==> flow/design.v (excerpt) <==
module Conv(
  clk,
  rst_n,
  image_valid,
  filter_valid,
  in_data,
  out_valid,
  out_data
);
For scale: about 640 flip-flops, about 17 I/O pins.
make LEC_CHECK=0 CAP_MARGIN=20 CORE_MARGIN=2 CORE_UTILIZATION=40 SETUP_SLACK_MARGIN=0.12 SLEW_MARGIN=20 finish   # period 5.63 ns
run.sh (not shown) runs the stock make flow with config.mk's settings and CLKGATE_MAP_FILE=.
The first run produced a clean layout.
==> next run, changes <==
- ABC_AREA: default -> 1
- CORE_UTILIZATION: 40 -> 35
- CTS_CLUSTER_DIAMETER: default -> 374
- CTS_CLUSTER_SIZE: default -> 16
- GPL_ROUTABILITY_DRIVEN: default -> 0
- GPL_TIMING_DRIVEN: default -> 0
- MAX_ROUTING_LAYER: default -> met5
- PLACE_DENSITY_LB_ADDON: default -> 0.02
- SETUP_SLACK_MARGIN: 0.12 -> 1.2
- TNS_END_PERCENT: default -> 65
- clock period: 5.63 -> 8.77 ns (I/O delays scaled with it)
=> The changed run ran to the end with no violations. Hold slack degrades by 3.7 ps. Register-to-register slack gets better by 2900 ps. First-iteration DRC count went down by 24%. Final area went down by 1.7%. Clock skew rose by 8.8 ps. Count of clock-buffer cells in the layout falls by 13. Fmax drops by 3.5%.
==> next run, changes <==
- ABC_AREA: 1 -> default
- CORE_UTILIZATION: 35 -> 66
- CTS_CLUSTER_DIAMETER: 374 -> 356
- CTS_CLUSTER_SIZE: 16 -> 25
- GPL_ROUTABILITY_DRIVEN: 0 -> default
- GPL_TIMING_DRIVEN: 0 -> default
- MAX_ROUTING_LAYER: met5 -> default
- PLACE_DENSITY_LB_ADDON: 0.02 -> default
- SETUP_SLACK_MARGIN: 1.2 -> -0.4
- TNS_END_PERCENT: 65 -> default
- clock period: 8.77 -> 3.99 ns (I/O delays scaled with it)
This time the run died in global routing.
Die size fell by 46%.
Area after synthesis grows by 0.48%.
Synthesized cell count shrinks by 27%.
==> next run, changes <==
- CORE_UTILIZATION: 66 -> 56
- CTS_CLUSTER_DIAMETER: 356 -> default
- CTS_CLUSTER_SIZE: 25 -> 30
- SETUP_SLACK_MARGIN: -0.4 -> 1.07
- clock period: 3.99 -> 4.07 ns (I/O delays scaled with it)
What happened: With this change the flow ran to the end with violations: setup timing; synthesized cell count stays the same; die size grows by about a fifth; area after synthesis stays the same.

Conv again, from the RTL that the note above started with.
make LEC_CHECK=0 ABC_AREA=0 CAP_MARGIN=20 CELL_PAD_IN_SITES_GLOBAL_PLACEMENT=2 CORE_ASPECT_RATIO=0.65 CORE_MARGIN=2 CORE_UTILIZATION=19 GPL_ROUTABILITY_DRIVEN=0 PLACE_DENSITY_LB_ADDON=0.2 SLEW_MARGIN=20 TNS_END_PERCENT=65 finish   # period 5.6 ns
The first run passed the timing, DRC and antenna checks.
Change:
- ABC_AREA: 0 -> 1
- CELL_PAD_IN_SITES_GLOBAL_PLACEMENT: 2 -> default
- CORE_ASPECT_RATIO: 0.65 -> default
- CORE_UTILIZATION: 19 -> 62
- GPL_ROUTABILITY_DRIVEN: 0 -> default
- PLACE_DENSITY_LB_ADDON: 0.2 -> default
- TNS_END_PERCENT: 65 -> default
- clock period: 5.6 -> 5.17 ns (I/O delays scaled with it)
Effect:
- The changed run finished but failed the layout checks on setup timing
- synthesized cell count rose by 37%
- final area fell by 7.3%
- setup slack gets worse by 230 ps
- non-clock buffer count fell by 121
- clock power rose by about 2%
- sequential cell count stays the same

Conv again, from the RTL that the note above started with.
==> flow/config.mk <==
export PLATFORM = sky130hd
export DESIGN_NAME = Conv
export DESIGN_NICKNAME = Conv
export VERILOG_FILES = /design/flow/design.v
export SDC_FILE = /design/flow/constraint.sdc
export NUM_CORES = 4
export LEC_CHECK = 0
export ABC_AREA = 1
export CAP_MARGIN = 5
export CORE_MARGIN = 2
export CORE_UTILIZATION = 40
export CTS_CLUSTER_SIZE = 77
export SLEW_MARGIN = 20
==> flow/constraint.sdc <==
create_clock -name core_clock -period 6.0 [get_ports {clk}]
set_input_delay 1.2000 -clock core_clock [delete_from_list [all_inputs] [get_ports {clk}]]
set_output_delay 1.2000 -clock core_clock [all_outputs]
set_load 0.01 [all_outputs]
Next try:
--- a/flow/config.mk
+++ b/flow/config.mk
@@ -8,2 +8 @@
-export ABC_AREA = 1
-export CAP_MARGIN = 5
+export CAP_MARGIN = 20
@@ -11,2 +10,2 @@
-export CORE_UTILIZATION = 40
-export CTS_CLUSTER_SIZE = 77
+export CORE_UTILIZATION = 60
+export SETUP_SLACK_MARGIN = 0.8
==> flow/constraint.sdc (replaced) <==
create_clock -name core_clock -period 3.13 [get_ports {clk}]
set_input_delay 0.6260 -clock core_clock [delete_from_list [all_inputs] [get_ports {clk}]]
set_output_delay 0.6260 -clock core_clock [all_outputs]
set_load 0.01 [all_outputs]
Outcome:
- Now the flow did not get past global routing
- synthesized cell count decreases by 27%
- area after synthesis increases by 0.48%
- die size decreases by 33%
Power figures rest on the tool's default switching activity, not on a simulated workload.
